==> 11-11 <==
// c6502
module c6502
(
    input               clock,
    input               ce,
    input               reset_n,
    output      [15:0]  address,
    input       [ 7:0]  in,
    output reg  [ 7:0]  out,
    output reg          we
);
Settings: LEC_CHECK=0, ABC_AREA=1, CAP_MARGIN=20, CELL_PAD_IN_SITES_GLOBAL_PLACEMENT=0, CORE_MARGIN=2, CORE_UTILIZATION=71, CTS_CLUSTER_SIZE=47, GPL_TIMING_DRIVEN=1, MAX_ROUTING_LAYER=met4, PLACE_DENSITY_LB_ADDON=0.02, SETUP_SLACK_MARGIN=1.18, SLEW_MARGIN=25, TNS_END_PERCENT=75; clock period 4.02 ns.
run.sh (not shown) runs the stock make flow with config.mk's settings and CLKGATE_MAP_FILE=.
==> inputs of 06-26, as changes to 11-11 <==
==> flow/config.mk (replaced) <==
export PLATFORM = sky130hd
export DESIGN_NAME = c6502
export DESIGN_NICKNAME = c6502
export VERILOG_FILES = /design/flow/design.v
export SDC_FILE = /design/flow/constraint.sdc
export NUM_CORES = 4
export LEC_CHECK = 0
export ABC_AREA = 1
export CAP_MARGIN = 0
export CORE_MARGIN = 2
export CORE_UTILIZATION = 71
export CTS_CLUSTER_SIZE = 15
export PLACE_DENSITY_LB_ADDON = 0.02
export SETUP_SLACK_MARGIN = 0.57
export SLEW_MARGIN = 20
export TNS_END_PERCENT = 5
==> comparison table <==
item	06-26	11-11
Post-placement cell count	2521	2517
Worst slack at placement	-0.340 ns	-0.147 ns
Number of levels in the clock H-tree	4	4
Placed Instance Area	15100 um^2	15200 um^2
Hold buffers post-CTS	0	0
Placed wire-length estimate after detailed placement	41900 um	42200 um
Chip area	20500 um^2	20500 um^2
Gpl congestion	1.16	1.19
DIE HEIGHT	143 um	143 um
Outcome	finished clean	stopped before the end
Failing step	-	global routing
Number of synthesis warnings	1	1
Postcts setup bufs	19	63
# resized after CTS	63	225


==> inputs of zinc <==
==> flow/design.v <==
module c6502
(
    input               clock,
    input               ce,
    input               reset_n,
    output      [15:0]  address,
    input       [ 7:0]  in,
    output reg  [ 7:0]  out,
    output reg          we
);
assign address = cp ? ab : pc;
localparam
    LDC = 0,
    ZP  = 1,    ZPX = 2,    ZPY = 3,
    ABS = 4,    ABX = 5,    ABY = 6,    ABZ = 7,
    IX  = 8,    IX2 = 9,    IX3 = 10,
    IY  = 11,   IY2 = 12,   IY3 = 13,
    RUN = 14,   BRA = 15,
    JP1 = 16,   JP2 = 17,
    JND = 18,   TRM = 19,   POP = 20,   JSR = 21,
    RTS = 22;
localparam
    ORA = 0,    AND = 1,    EOR = 2,    ADC = 3,
    STA = 4,    LDA = 5,    CMP = 6,    SBC = 7,
    ASL = 8,    ROL = 9,    LSR = 10,   ROR = 11,
    BIT = 13,   DEC = 14,   INC = 15;
localparam
    DST_A = 0,  DST_X = 1,  DST_Y = 2,  DST_S = 3,
    SRC_D = 0,  SRC_X = 1,  SRC_Y = 2,  SRC_A = 3;
reg [ 7:0]  a, x, y, s, p;
reg         cp;
reg [ 4:0]  t;           
reg [ 2:0]  m;           
reg [15:0]  ab, pc;
reg [ 7:0]  op, w;       
reg [ 3:0]  alu;         
reg [ 1:0]  dst, src;
wire [8:0] zpx = in + x;
wire [8:0] zpy = in + y;
wire [3:0] bra = {p[1], p[0], p[6], p[7]};  
wire [7:0] sn  = s + 1;
always @(posedge clock)
if (reset_n == 1'b0) begin
    p  <= 8'b01100001;
    t  <= 1'b0;
    cp <= 1'b0;
    pc <= 16'h0000;
    a  <= 8'h80;
    x  <= 8'hFE;
    y  <= 8'hDA;
    s  <= 8'h00;
    we <= 1'b0;
end
else if (ce) begin
    we  <= 1'b0;
    case (t)
    LDC: begin
        pc  <= pc + 1;
        m   <= 0;
        op  <= in;
        dst <= DST_A;
        src <= SRC_D;
        casex (in)
        8'b010_011_00: t <= JP1;  
        8'b011_011_00: t <= JND;  
        8'b001_000_00: t <= JSR;  
        8'b011_000_00: t <= RTS;  
        8'bxxx_000_x1: t <= IX;
        8'bxxx_010_x1,
        8'b1xx_000_x0: t <= RUN;  
        8'bxxx_100_x1: t <= IY;
        8'bxxx_110_x1: t <= ABY;
        8'bxxx_001_xx: t <= ZP;
        8'bxxx_011_xx,
        8'b001_000_00: t <= ABS;
        8'b10x_101_1x: t <= ZPY;
        8'bxxx_101_xx: t <= ZPX;
        8'b10x_111_1x: t <= ABY;
        8'bxxx_111_xx: t <= ABX;
        8'bxxx_100_00: t <= BRA;
        default:       t <= RUN;
        endcase
        casex (in)
        8'bxxx_xxx_01: begin alu <= in[7:5]; end
        8'b100_xx1_x0: begin alu <= STA; end
        8'b101_xx1_x0,
        8'b101_000_x0,
        8'b101_010_00,
        8'b10x_010_10,
        8'b100_110_00: begin alu <= LDA; end
        8'b11x_000_00,
        8'b11x_xx1_00: begin alu <= CMP; end
        8'b001_0x1_00: begin alu <= BIT; end
        8'b110_xx1_10,
        8'b100_010_00,
        8'b110_010_10: begin alu <= DEC; end
        8'b111_xx1_10,
        8'b11x_010_00: begin alu <= INC; end
        8'b00x_110_00: begin p[0] <= in[5]; t <= LDC; end  
        8'b01x_110_00: begin p[2] <= in[5]; t <= LDC; end  
        8'b101_110_00: begin p[6] <= 1'b0;  t <= LDC; end  
        8'b11x_110_00: begin p[3] <= in[5]; t <= LDC; end  
        8'b0xx_010_10: begin alu <= {1'b1, in[7:5]}; src <= SRC_A; end
        8'b0xx_xx1_10: begin alu <= {1'b1, in[7:5]}; end
        8'b111_010_10: begin t <= LDC; end
        8'b100_110_10: begin t <= LDC; s <= x; end
        8'b101_110_10: begin x <= s; p[7] <= s[7]; p[1] <= s == 0; t <= LDC; end
        8'b0x0_010_00: begin
            t   <= TRM;
            we  <= 1;
            cp  <= 1;
            out <= in[6] ? a : (p | 8'h30);
            ab  <= {8'h01, s};
            s   <= s - 1;
        end
        8'b0x1_010_00: begin t <= POP; cp <= 1; ab <= {8'h01, sn}; s <= sn; end
        8'b011_000_00: begin cp <= 1; ab <= {8'h01, sn}; end
        endcase
        casex (in)
        8'h86, 8'hA6, 8'hB6, 8'h96, 8'h8E, 8'hAE,
        8'hBE, 8'hA2, 8'hCA, 8'hE8, 8'h9A,
        8'hE0, 8'b111_xx1_00:
            dst <= DST_X;
        8'hA0, 8'h84, 8'hA4, 8'h88, 8'hC8,
        8'h8C, 8'hAC, 8'h94, 8'hB4, 8'hBC,
        8'hC0, 8'b110_xx1_00:
            dst <= DST_Y;
        endcase
        case (in)
        8'hE8, 8'hCA, 8'h8A: src <= SRC_X;  
        8'h88, 8'hC8, 8'h98: src <= SRC_Y;  
        8'hA8, 8'hAA: src <= SRC_A;  
        endcase
    end
    ZP:  begin t <= RUN; ab <= in;       cp <= 1; pc <= pc + 1; end
    ZPX: begin t <= RUN; ab <= zpx[7:0]; cp <= 1; pc <= pc + 1; end
    ZPY: begin t <= RUN; ab <= zpy[7:0]; cp <= 1; pc <= pc + 1; end
    ABS: begin t <= ABZ; pc <= pc + 1; ab <= in; end
    ABX: begin t <= ABZ; pc <= pc + 1; ab <= zpx; end
    ABY: begin t <= ABZ; pc <= pc + 1; ab <= zpy; end
    ABZ: begin t <= RUN; pc <= pc + 1; ab[15:8] <= ab[15:8] + in; cp <= 1; end
    IX:  begin t <= IX2; pc <= pc + 1; cp <= 1; ab <= zpx[7:0]; end
    IY:  begin t <= IY2; pc <= pc + 1; cp <= 1; ab <= in; end
    IX2: begin t <= IX3; w  <= in; ab[7:0] <= ab[7:0] + 1; end
    IY2: begin t <= IY3; w  <= in; ab[7:0] <= ab[7:0] + 1; end
    IX3: begin t <= RUN; ab <= {in, w}; end
    IY3: begin t <= RUN; ab <= {in, w} + y; end
    BRA: begin t <= LDC; pc <= pc + 1 + ((bra[op[7:6]] == op[5]) ? {{8{in[7]}}, in[7:0]} : 0); end
    JP1: begin t <= JP2; pc <= pc + 1; w <= in; end
    JP2: begin t <= LDC; pc <= {in, w}; end
    JND: case (m)
        0: begin m <= 1;   ab[ 7:0] <= in; pc <= pc + 1; end
        1: begin m <= 2;   ab[15:8] <= in; pc <= pc + 1; cp <= 1; end
        2: begin m <= 3;   pc[ 7:0] <= in; ab[7:0] <= ab[7:0] + 1; end
        3: begin t <= LDC; pc[15:8] <= in; cp <= 0; end
    endcase
    POP: begin t <= LDC; cp <= 0; if (op[6]) begin a <= in; p[7] <= in[7]; p[1] <= in == 0; end else p <= in; end
    JSR: case (m)
        0: begin m <= 1; w  <= in; pc <= pc + 1; end
        1: begin m <= 2; we <= 1; out <= pc[15:8]; ab      <= {8'h01, s};  pc[15:8] <= in; cp <= 1;end
        2: begin m <= 3; we <= 1; out <= pc[ 7:0]; ab[7:0] <= ab[7:0] - 1; pc[7:0]  <= w;  end
        3: begin t <= LDC; cp <= 0; s <= s - 2; end
    endcase
    RTS: case (m)
        0: begin m <= 1;   pc[7:0] <= in; ab[7:0] <= ab[7:0] + 1; end
        1: begin t <= LDC; pc <= {in, pc[7:0]} + 1; s <= s + 2; cp <= 0; end
    endcase
    RUN: begin
        cp <= 0;
        t  <= LDC;
        casex (op) 8'bxxx_010_x1, 8'b1xx_000_x0: pc <= pc + 1; endcase
        casex (op)
            8'b100_xxx_01,
            8'b100_xx1_x0: begin t <= TRM; out <= R; we <= 1'b1; cp <= 1'b1; end
            8'bxxx_xxx_01,
            8'b0xx_010_10,
            8'b100_010_10,
            8'b100_110_00: begin a <= R; p <= F; end
            8'b101_xx1_00,
            8'b101_000_00,
            8'b1x0_010_00,
            8'b101_010_00: begin y <= R; p <= F; end
            8'b101_xx1_10,
            8'b101_000_10,
            8'b111_010_00,
            8'b110_010_10,
            8'b101_010_10: begin x <= R; p <= F; end
            8'b0xx_xx1_10,
            8'b11x_xx1_10: begin t <= TRM; out <= R; we <= 1'b1; cp <= 1'b1; p <= F; end
            8'b110_xxx_01,
            8'b11x_000_00,
            8'b11x_xx1_00,
            8'b001_0x1_00: begin p <= F; end
        endcase
    end
    TRM: begin cp <= 0; t <= LDC; end
    endcase
end
wire [7:0] op1 =
    dst == DST_A ? a :
    dst == DST_X ? x :
    dst == DST_Y ? y : s;
wire [7:0] op2 =
    src == SRC_A ? a :
    src == SRC_X ? x :
    src == SRC_Y ? y : in;
wire [8:0] R =
    alu == ORA ? op1 | op2 :
    alu == AND ? op1 & op2 :
    alu == EOR ? op1 ^ op2 :
    alu == ADC ? op1 + op2 + cin :
    alu == STA ? op1 :
    alu == LDA ? op2 :
    alu == CMP ? op1 - op2 :
    alu == SBC ? op1 - op2 - !cin :
    alu == ASL ? {op2[6:0], 1'b0} :
    alu == ROL ? {op2[6:0], cin} :
    alu == LSR ? {1'b0, op2[7:1]} :
    alu == ROR ? {cin, op2[7:1]} :
    alu == BIT ? op1 & op2 :
    alu == DEC ? op2 - 1 :
    alu == INC ? op2 + 1 : 0;
wire sign  =  R[7];         
wire zero  = ~|R[7:0];      
wire oadc  = (op1[7] ^ op2[7] ^ 1'b1) & (op1[7] ^ R[7]);
wire osbc  = (op1[7] ^ op2[7] ^ 1'b0) & (op1[7] ^ R[7]);
wire cin   =  p[0];
wire carry =  R[8];
wire [7:0] F =
    alu == ADC ? {sign, oadc, p[5:2], zero,  carry} :
    alu == CMP ? {sign,       p[6:2], zero, ~carry} :
    alu == SBC ? {sign, osbc, p[5:2], zero, ~carry} :
    alu == ASL || alu == ROL ? {sign, p[6:2], zero, op2[7]} :
    alu == LSR || alu == ROR ? {sign, p[6:2], zero, op2[0]} :
    alu == BIT ? {op2[7:6], p[5:2], zero, p[0]} :
                 {sign,     p[6:2], zero, p[0]};
endmodule
==> flow/run.sh <==
#!/bin/bash
# the make line also repeats each setting of config.mk as NAME=value (left out here)
make -C /OpenROAD-flow-scripts/flow DESIGN_CONFIG=/design/flow/config.mk WORK_HOME=/design/flow/orfs CLKGATE_MAP_FILE= finish
==> flow/config.mk <==
export PLATFORM = sky130hd
export DESIGN_NAME = c6502
export DESIGN_NICKNAME = c6502
export VERILOG_FILES = /design/flow/design.v
export SDC_FILE = /design/flow/constraint.sdc
export NUM_CORES = 4
export LEC_CHECK = 0
export ABC_AREA = 0
export CAP_MARGIN = 20
export CELL_PAD_IN_SITES_DETAIL_PLACEMENT = 2
export CORE_ASPECT_RATIO = 1.13
export CORE_MARGIN = 2
export CORE_UTILIZATION = 18
export PLACE_DENSITY = 0.58
export SETUP_SLACK_MARGIN = 0.71
export SLEW_MARGIN = 25
export TNS_END_PERCENT = 15
==> flow/constraint.sdc <==
create_clock -name core_clock -period 4.61 [get_ports {clock}]
set_input_delay 0.9220 -clock core_clock [delete_from_list [all_inputs] [get_ports {clock}]]
set_output_delay 0.9220 -clock core_clock [all_outputs]
set_load 0.01 [all_outputs]
==> tundra: changes against zinc <==
Settings changed: ABC_AREA 0 to default, CELL_PAD_IN_SITES_DETAIL_PLACEMENT 2 to default, CORE_ASPECT_RATIO 1.13 to default, CORE_UTILIZATION 18 to 54, CTS_CLUSTER_DIAMETER from default to 225, CTS_CLUSTER_SIZE from default to 100, PLACE_DENSITY 0.58 to 0.86, SETUP_SLACK_MARGIN 0.71 to -0.65, SLEW_MARGIN 25 to 20, TNS_END_PERCENT 15 to default.
==> flow/constraint.sdc (replaced) <==
create_clock -name core_clock -period 10.0 [get_ports {clock}]
set_input_delay 2.0000 -clock core_clock [delete_from_list [all_inputs] [get_ports {clock}]]
set_output_delay 2.0000 -clock core_clock [all_outputs]
set_load 0.01 [all_outputs]
==> pepper: changes against zinc <==
Settings changed: ABC_AREA 0 to 1, CELL_PAD_IN_SITES_DETAIL_PLACEMENT 2 to default, CORE_ASPECT_RATIO 1.13 to default, CORE_UTILIZATION 18 to 67, PLACE_DENSITY 0.58 to default, SETUP_SLACK_MARGIN 0.71 to default, SLEW_MARGIN 25 to 20, TNS_END_PERCENT 15 to default.
==> flow/constraint.sdc (replaced) <==
create_clock -name core_clock -period 6.77 [get_ports {clock}]
set_input_delay 1.3540 -clock core_clock [delete_from_list [all_inputs] [get_ports {clock}]]
set_output_delay 1.3540 -clock core_clock [all_outputs]
set_load 0.01 [all_outputs]
==> run_results.csv <==
group,metric,value,unit
run_status,status,"complete, but fails checks",
run_status,so_faults,"capacitance limit, slew limit, setup timing",
timing,slew_violations,3,
timing,fin_ws,-0.0851,ns
critical_path,path_cells,"clkdlybuf4s50_1 > buf_4 > nor2b_1 > nand2_1 > nor2_1 > nand3_1 > a21o_1 > nor4_1 > and4_1 > nand4_1 > o21ai_2",
logic_synthesis,yosys_area,13800,µm²
run,cap_violations,2,
final_layout,num-nonclk-buffers,182,
floorplan,core-area,75500,µm²
timing,setup_viol_count_final,1,
power,p_seq,1.41,mW
logic_synthesis,ys_sh_mux,0.0582,
power,powerComb,2.29,mW
floorplan,die-area,78700,µm²
final_layout,layoutNonFillerInstCount,2884,
route,met3WireLength,6940,µm
critical_path,crit_path_top_delay_cell,"nor4_1",
critical_path,r2r_start,"dst[0]$_DFF_P_",
route,post_drt_wl_per_cell,28.1,µm
final_layout,syn2layout_area_growth,23.1,%
-- figures above: zinc

==> run_results.csv <==
group,metric,value,unit
final_layout,num-nonclk-buffers,61,
power,p_seq,0.952,mW
logic_synthesis,ys_sh_mux,0.000821,
logic_synthesis,yosys_area,13700,µm²
route,post_drt_wl_per_cell,22.4,µm
floorplan,core-area,20200,µm²
timing,fin_ws,1.73,ns
run,cap_violations,0,
critical_path,r2r_start,"op[7]$_DFFE_PP_",
timing,setup_viol_count_final,0,
run_status,status,"timing/DRC/antenna clean",
-- figures above: pepper

==> run_results.csv <==
group,metric,value,unit
run_status,status,"timing/DRC/antenna clean",
critical_path,r2r_start,"src[1]$_DFF_P_",
power,p_seq,0.642,mW
critical_path,path_cells,"clkdlybuf4s50_1 > mux2_2 > o21a_1 > a21boi_0 > inv_1 > ha_1 > fa_1 > or3_1 > and3_1 > a2111oi_0 > nor3_1 > or4_1 > nand3_1 > nand4_1 > nand2_1 > o221ai_1",
run,cap_violations,0,
logic_synthesis,ys_sh_mux,0.0582,
logic_synthesis,yosys_area,13800,µm²
final_layout,layoutNonFillerInstCount,2114,
critical_path,crit_path_top_delay_cell,"a21boi_0",
timing,setup_viol_count_final,0,
power,powerComb,0.719,mW
-- figures above: tundra

Power is estimated from default activity; no workload was simulated.
